==> flow/design.v (excerpt) <==
module ascon
(
    input  logic         clock,            
    input  logic         reset_n,          
    input  logic         i_sys_enable,     
    input  logic         i_start,          
    input  logic         i_data_valid,     
    input  logic [ 63:0] i_data,           
    input  logic [127:0] i_key,            
    input  logic [127:0] i_nonce,          
    output logic [ 63:0] o_cipher,         
    output logic [127:0] o_tag,            
    output logic         o_valid_cipher,   
    output logic         o_done,           
    output logic         o_ready           
);
    logic
        s_mux_select,                       
        s_enable_xor_data_begin,            
        s_enable_xor_key_begin,             
        s_enable_xor_key_end,               
        s_enable_xor_lsb_end,               
        s_enable_state_reg,                 
        s_enable_cipher_reg,                
        s_enable_tag_reg,                   
        s_enable_round_counter,             
        s_reset_round_counter_to_6,         
        s_reset_round_counter_to_0,         
        s_enable_block_counter,             
        s_reset_block_counter,              
  ...
clock: 10.0 ns
lec_check: 0
abc_area: 0
cap_margin: 20
cell_pad_in_sites_global_placement: 2
core_margin: 7
core_utilization: 58
hold_slack_margin: 0.18
setup_slack_margin: 0.81
slew_margin: 20
run.sh (not shown) runs the stock make flow with config.mk's settings and CLKGATE_MAP_FILE=.
The first run died in 3_1_place_gp_skip_io (GPL-0301).
Then changed:
==> flow/config.mk (replaced) <==
export PLATFORM = sky130hd
export DESIGN_NAME = ascon
export DESIGN_NICKNAME = ascon
export VERILOG_FILES = /design/flow/design.v
export SDC_FILE = /design/flow/constraint.sdc
export NUM_CORES = 4
export LEC_CHECK = 0
export CAP_MARGIN = 20
export CORE_MARGIN = 2
export CORE_UTILIZATION = 40
export SLEW_MARGIN = 20
==> flow/constraint.sdc (replaced) <==
create_clock -name core_clock -period 5.45 [get_ports {clock}]
set_input_delay 1.0900 -clock core_clock [delete_from_list [all_inputs] [get_ports {clock}]]
set_output_delay 1.0900 -clock core_clock [all_outputs]
set_load 0.01 [all_outputs]
After rerunning: The changed run went through all stages and came out clean. Synthesized cell count stays the same. Die area came out higher by a quarter to a third. Area after synthesis does not change.
Then changed:
--- a/flow/config.mk
+++ b/flow/config.mk
@@ -8,4 +8,5 @@
 export CAP_MARGIN = 20
 export CORE_MARGIN = 2
-export CORE_UTILIZATION = 40
+export CORE_UTILIZATION = 71
+export MAX_ROUTING_LAYER = met4
 export SLEW_MARGIN = 20
==> flow/constraint.sdc (replaced) <==
create_clock -name core_clock -period 3.8 [get_ports {clock}]
set_input_delay 0.7600 -clock core_clock [delete_from_list [all_inputs] [get_ports {clock}]]
set_output_delay 0.7600 -clock core_clock [all_outputs]
set_load 0.01 [all_outputs]
What happened: This time the run ran to the end with violations: setup timing; area after synthesis does not change; global-route usage grows by 22 points; setup slack is worse by 0.96 ns; final area stays flat; die size came out lower by 43%; fmax grows by 18%; synthesized cell count stays the same; sequential share of layout area stays flat.

---

ascon again, from the RTL that the note above started with.
==> flow/config.mk <==
export PLATFORM = sky130hd
export DESIGN_NAME = ascon
export DESIGN_NICKNAME = ascon
export VERILOG_FILES = /design/flow/design.v
export SDC_FILE = /design/flow/constraint.sdc
export NUM_CORES = 4
export LEC_CHECK = 0
export ABC_AREA = 0
export CAP_MARGIN = 25
export CELL_PAD_IN_SITES_DETAIL_PLACEMENT = 2
export CORE_ASPECT_RATIO = 0.55
export CORE_MARGIN = 2
export CORE_UTILIZATION = 25
export GPL_ROUTABILITY_DRIVEN = 0
export PLACE_DENSITY_LB_ADDON = 0.01
export SETUP_SLACK_MARGIN = -0.39
export SLEW_MARGIN = 15
export TNS_END_PERCENT = 50
==> flow/constraint.sdc <==
create_clock -name core_clock -period 6.28 [get_ports {clock}]
set_input_delay 1.2560 -clock core_clock [delete_from_list [all_inputs] [get_ports {clock}]]
set_output_delay 1.2560 -clock core_clock [all_outputs]
set_load 0.01 [all_outputs]
The baseline went through all stages and came out clean.
Next try:
- ABC_AREA: 0 -> default
- CELL_PAD_IN_SITES_DETAIL_PLACEMENT: 2 -> default
- CORE_ASPECT_RATIO: 0.55 -> default
- CORE_UTILIZATION: 25 -> 72
- CTS_CLUSTER_DIAMETER: default -> 359
- CTS_CLUSTER_SIZE: default -> 13
- GPL_ROUTABILITY_DRIVEN: 0 -> default
- PLACE_DENSITY_LB_ADDON: 0.01 -> 0.27
- SETUP_SLACK_MARGIN: -0.39 -> 0.59
- SLEW_MARGIN: 15 -> 20
- TNS_END_PERCENT: 50 -> default
- clock period: 6.28 -> 4.08 ns (I/O delays scaled with it)
Outcome: Setup slack is worse by 0.81 ns; final area is about the same; synthesized area stays the same; sequential share of layout area stays flat; wire length drops by 25%.
Next try:
- CAP_MARGIN: 25 -> 20
- CTS_CLUSTER_DIAMETER: 359 -> 28
- SETUP_SLACK_MARGIN: 0.59 -> 0.49
Effect:
- Now the flow never finished: it broke off in global routing (5_1_grt)
- area after synthesis stays the same
- die size does not change
- synthesized cell count is unchanged

---

## exp/delta
ascon again, from the RTL that the note above started with.
==> flow/design.v (excerpt) <==
module ascon
(
    input  logic         clock,            
    input  logic         reset_n,          
    input  logic         i_sys_enable,     
    input  logic         i_start,          
    input  logic         i_data_valid,     
    input  logic [ 63:0] i_data,           
    input  logic [127:0] i_key,            
    input  logic [127:0] i_nonce,          
    output logic [ 63:0] o_cipher,         
    output logic [127:0] o_tag,            
    output logic         o_valid_cipher,   
    output logic         o_done,           
    output logic         o_ready           
);
Settings: LEC_CHECK=0, ABC_AREA=0, CAP_MARGIN=20, CELL_PAD_IN_SITES_GLOBAL_PLACEMENT=0, CORE_MARGIN=7, CORE_UTILIZATION=27, HOLD_SLACK_MARGIN=0.18, MAX_ROUTING_LAYER=met4, MIN_ROUTING_LAYER=met2, PLACE_DENSITY_LB_ADDON=0.1, SLEW_MARGIN=20; clock period 10.0 ns.
exp/delta: done, clean on timing, DRC and antenna
The inputs of exp/umber differ from those of exp/delta as listed below.
- HOLD_SLACK_MARGIN no longer set, was 0.18
- MAX_ROUTING_LAYER no longer set, was met4
- CTS_CLUSTER_SIZE now 53, previously not set
- CORE_UTILIZATION now 26, was 27
- MIN_ROUTING_LAYER no longer set, was met2
- CORE_MARGIN now 9, was 7
- ABC_AREA no longer set, was 0
- PLACE_DENSITY_LB_ADDON no longer set, was 0.1
- the clock period (ns, I/O delays scaled along) now 4.89, was 10.0
Notes after the runs:
- exp/umber: all stages complete, timing, DRC and antenna checks passed
- Core utilization before placement, exp/delta and exp/umber: higher on exp/delta
- The final reports for exp/umber and exp/delta show maximum clock frequency higher in the former.
- exp/umber ended up with met2 as its most utilized layer in the global route result; exp/delta ended up with met3.
- Between exp/umber and exp/delta, it is exp/umber whose clock latency at the later pin of the worst-skew pair is lower, by 0.05 ns.
Modified inputs, exp/amber compared to exp/umber
- changing CORE_MARGIN from 9 to 2
- changing CTS_CLUSTER_SIZE from 53 to 98
- setting ABC_AREA to 1 for the first time
- setting CTS_CLUSTER_DIAMETER to 372 for the first time
- changing CORE_UTILIZATION from 26 to 72
- removing CELL_PAD_IN_SITES_GLOBAL_PLACEMENT (formerly 0)
- changing the clock period (ns, I/O delays scaled along) from 4.89 to 7.21
==> comparison <==
- The lower site row count came out of exp/amber.
- Worst setup timing slack at the placement stage, exp/umber and exp/amber, lower one = exp/umber.
- Status(exp/amber) = ERROR, stage = 5_1_grt
- Between exp/umber and exp/amber, post-synth area from yosys stat is lower for exp/amber, exp/umber comes in above that.
- Against exp/umber, exp/amber comes in about 56% higher on post-synthesis cell count from yosys.
- On synthesized cell count, the higher figure sits with exp/amber, not exp/umber.
- Across both runs, floorplan-stage core utilization was higher for exp/amber than for exp/umber.
- Net count after synthesis was lower in exp/umber than in exp/amber.
- Between exp/umber and exp/amber, the area share of and/or/nand/nor cells after synthesis is higher for exp/amber.
Relative to exp/amber, the following input files were edited for exp/pepper:
- CTS_CLUSTER_DIAMETER now 207, was 372
- CTS_CLUSTER_SIZE now 100, was 98
- SETUP_SLACK_MARGIN now -0.36, previously not set
- the clock period (ns, I/O delays scaled along) now 4.31, was 7.21
Results
Seen in the log of exp/pepper: GRT-0116 during 5_1_grt, after which the run never completed.
Number of buffers created by CTS was lower in the run labelled exp/amber.
Chip area in the Yosys report came out exactly the same in exp/amber and exp/pepper.
Comparing exp/amber against exp/pepper, there is no change at all in hold buffer count at CTS.
Status: count of cells resized by post-cts repair parity (exp/amber, exp/pepper)
Diff exp/amber..exp/pepper | synthesized area | unchanged
Going from exp/amber to exp/pepper, the final weighted congestion in routability-driven placement was found to have gone up by 6.0%.
exp/amber -> exp/pepper: post-placement cell count increased slightly
Diff exp/amber..exp/pepper | number of synthesized register bits | unchanged
### exp/pepper -> exp/ember
- TNS_END_PERCENT: unset -> 5
- CTS_CLUSTER_SIZE: 100 -> 98
- CTS_CLUSTER_DIAMETER: 207 -> 372
- SETUP_SLACK_MARGIN: -0.36 -> 2.14
- the clock period (ns, I/O delays scaled along): 4.31 -> 7.21
### Flow results
Status: exp/ember FAILED at 5_1_grt (tool error). exp/ember reports a lower number of buffers inserted during clock tree synthesis than exp/pepper does. | horizontal die dimension | exp/pepper vs exp/ember | ≈ equal |. exp/pepper → exp/ember: post-cts hold-fix buffer tally about even; detailed-placement wirelength estimate now smaller.
> inputs changed (exp/ember -> exp/quartz)
- clearing TNS_END_PERCENT, which used to be 5
- swapping 72 for 53 in CORE_UTILIZATION
- clearing SETUP_SLACK_MARGIN, which used to be 2.14
- clearing CTS_CLUSTER_SIZE, which used to be 98
- clearing CTS_CLUSTER_DIAMETER, which used to be 372
- clearing ABC_AREA, which used to be 1
- swapping 7.21 for 5.85 in the clock period (ns, I/O delays scaled along)
Results
exp/quartz: full flow OK, the timing, DRC and antenna checks passed
Sort exp/ember and exp/quartz by number of buffers created by CTS asc -> top: exp/ember
The horizontal die dimension reported for exp/quartz is greater than that of exp/ember by 18%.
The synthesized chip area reported by yosys in exp/quartz sits about 2.5% above the value recorded for exp/ember.
Floorplan check, exp/quartz vs exp/ember: die outline larger in exp/quartz
exp/quartz ends up with higher mean instance size in the synthesized netlist than exp/ember does.
Of exp/ember and exp/quartz, the run reporting the lower yosys cell count was exp/quartz.
Diff exp/ember -> exp/quartz: total standard cell area after synthesis shows an increase of 2.5%; post-synthesis instance total shows a reduction of about 36%.

---

## run A
ascon again, from the RTL that the note above started with.
// ascon
module ascon
(
    input  logic         clock,            
    input  logic         reset_n,          
    input  logic         i_sys_enable,     
    input  logic         i_start,          
    input  logic         i_data_valid,     
    input  logic [ 63:0] i_data,           
    input  logic [127:0] i_key,            
    input  logic [127:0] i_nonce,          
    output logic [ 63:0] o_cipher,         
    output logic [127:0] o_tag,            
    output logic         o_valid_cipher,   
    output logic         o_done,           
    output logic         o_ready           
);
Settings: LEC_CHECK=0, ABC_AREA=1, CAP_MARGIN=20, CORE_MARGIN=7, CORE_UTILIZATION=58, SETUP_SLACK_MARGIN=0.81, SLEW_MARGIN=20; clock period 10.0 ns.
Run A: flow completed, timing, DRC and antenna clean
## Diff of input files: run B against run A
Settings: removing ABC_AREA (formerly 1); changing CORE_MARGIN from 7 to 2; removing SETUP_SLACK_MARGIN (formerly 0.81); changing CORE_UTILIZATION from 58 to 23; changing the clock period (ns, I/O delays scaled along) from 10.0 to 14.5.
Findings:
Run B vs run A, data required time at the worst endpoint went up by 4.51 ns.
Run B completed end to end with timing, DRC and antenna clean.
Cell count for run B: 1338 down relative to run A
Area of the synthesized netlist per yosys stat grows by a few percent when moving from run A to run B.
Worst setup slack for run B: 3.30 ns up relative to run A
Comparing run B with run A, the worst slack on hold paths came out essentially unchanged.
Run B vs. run A: count of cell types in the netlist climbed 22, storage element area barely changed.
Relative to run B, the following input files were edited for run C:
Settings: a change of CORE_UTILIZATION from 23 to 40; a change of the clock period (ns, I/O delays scaled along) from 14.5 to 10.0.
--- outcome ---
Timing, DRC, antenna: 0 failures across run C and run B
In the metrics for run C and run B, the one carrying the higher number of global-route vias before repair is run B.
The higher number of buffers and inverters on the critical path came out of run B.
Run C ended up with permutation_inst.state_output_reg[46] as its capturing element of the worst setup path; run B ended up with permutation_inst.state_output_reg[109].
NOTE routed wire length run B->run C decreased by more than 10%
Summary of the comparison: global router's overall resource usage is higher in run C, relative to run B.
Changes observed in run C relative to run B: sum of net half-perimeters after detailed placement fell by 38 mm; count of non-CTS buffers in the layout fell 18; worst slew slack as a fraction of its limit went up 5.5 points.
Maximum single-stage delay on the critical path in run C vs run B: up 0.25 ns

---

Starting RTL as in the previous note.
==> flow/config.mk <==
export PLATFORM = sky130hd
export DESIGN_NAME = ascon
export DESIGN_NICKNAME = ascon
export VERILOG_FILES = /design/flow/design.v
export SDC_FILE = /design/flow/constraint.sdc
export NUM_CORES = 4
export LEC_CHECK = 0
export CAP_MARGIN = 15
export CELL_PAD_IN_SITES_DETAIL_PLACEMENT = 2
export CELL_PAD_IN_SITES_GLOBAL_PLACEMENT = 0
export CORE_ASPECT_RATIO = 1.15
export CORE_MARGIN = 5
export CORE_UTILIZATION = 57
export CTS_CLUSTER_DIAMETER = 42
export CTS_CLUSTER_SIZE = 75
export GPL_ROUTABILITY_DRIVEN = 0
export GPL_TIMING_DRIVEN = 1
export MAX_ROUTING_LAYER = met5
export PLACE_DENSITY_LB_ADDON = 0.14
export SETUP_SLACK_MARGIN = 0.15
export SLEW_MARGIN = 40
export TNS_END_PERCENT = 5
==> flow/constraint.sdc <==
create_clock -name core_clock -period 10.4 [get_ports {clock}]
set_input_delay 2.0800 -clock core_clock [delete_from_list [all_inputs] [get_ports {clock}]]
set_output_delay 2.0800 -clock core_clock [all_outputs]
set_load 0.01 [all_outputs]
The first run aborted during detailed placement (3_5_place_dp), error DPL-0033.
==> next run, changes <==
- CAP_MARGIN: 15 -> 20
- CELL_PAD_IN_SITES_DETAIL_PLACEMENT: 2 -> not set
- CELL_PAD_IN_SITES_GLOBAL_PLACEMENT: 0 -> not set
- CORE_ASPECT_RATIO: 1.15 -> not set
- CORE_MARGIN: 5 -> 2
- CORE_UTILIZATION: 57 -> 40
- CTS_CLUSTER_DIAMETER: 42 -> not set
- CTS_CLUSTER_SIZE: 75 -> not set
- GPL_ROUTABILITY_DRIVEN: 0 -> not set
- GPL_TIMING_DRIVEN: 1 -> not set
- MAX_ROUTING_LAYER: met5 -> not set
- PLACE_DENSITY_LB_ADDON: 0.14 -> not set
- SETUP_SLACK_MARGIN: 0.15 -> not set
- SLEW_MARGIN: 40 -> 20
- TNS_END_PERCENT: 5 -> not set
- clock period: 10.4 -> 5.85 ns (I/O delays scaled with it)
- Now the flow ran to the end with no violations
- area after synthesis does not change
- die area rises by 37%
- synthesized cell count does not change

---

Setup of run 1:
Starting RTL as in the previous note.
clock: 5.13 ns
lec_check: 0
abc_area: 1
cap_margin: 20
core_margin: 2
core_utilization: 72
cts_cluster_diameter: 207
cts_cluster_size: 100
setup_slack_margin: 0.32
slew_margin: 20
tns_end_percent: 5
What ended run 1 was a tool error in global routing (5_1_grt); the run never finished.
Changes in run 2 relative to run 1:
Settings: CAP_MARGIN changed from 20 to 0; SETUP_SLACK_MARGIN changed from 0.32 to 2.15; CTS_CLUSTER_SIZE changed from 100 to 98; CTS_CLUSTER_DIAMETER changed from 207 to 372; the clock period (ns, I/O delays scaled along) changed from 5.13 to 7.21.
### Flow results
Reported for run 2 and run 1, post-CTS setup buffer count turned out identical to the last digit. | synthesized area | run 1 vs run 2 | ≈ equal |. Run 2 terminated abnormally: global routing (5_1_grt) reported GRT-0116. In run 2, the placer congestion estimate came out about 3.3% below the value in run 1. Post-synth tally of flip-flops with integrated enable came out exactly the same in run 2 and run 1. The worst slack at placement in run 2 was higher than what run 1 gave. Re placement row count: no difference whatsoever between run 2 and run 1. Between run 1 and run 2, placement-stage cell area decreased. Run 2 -> run 1: number of resized instances in the post-cts repair step delta 0, exact match. Comparing run 1 against run 2, there is no change at all in initial standard-cell utilization of the core. Re die area: no difference whatsoever between run 2 and run 1.
Edits applied to the flow inputs when going from run 2 to run 3:
Settings: CTS_CLUSTER_DIAMETER: 372 -> unset; CTS_CLUSTER_SIZE: 98 -> unset; SETUP_SLACK_MARGIN: 2.15 -> unset; CORE_UTILIZATION: 72 -> 65; ABC_AREA: 1 -> unset; CAP_MARGIN: 0 -> 20; TNS_END_PERCENT: 5 -> unset; the clock period (ns, I/O delays scaled along): 7.21 -> 9.82.
Results
Run 2 → run 3: gate count after technology mapping now smaller, die area now larger, detailed placer's ending HPWL now smaller.
Run 3 vs run 2, dominant kind of combinational cell: XOR/XNOR gates vs simple AND/OR/NAND/NOR gates
Of run 2 and run 3, the higher final weighted congestion in routability-driven placement belongs to run 2.
Looking at the reports, run 3 completed the entire flow and the layout it produced met the timing, DRC and antenna checks.
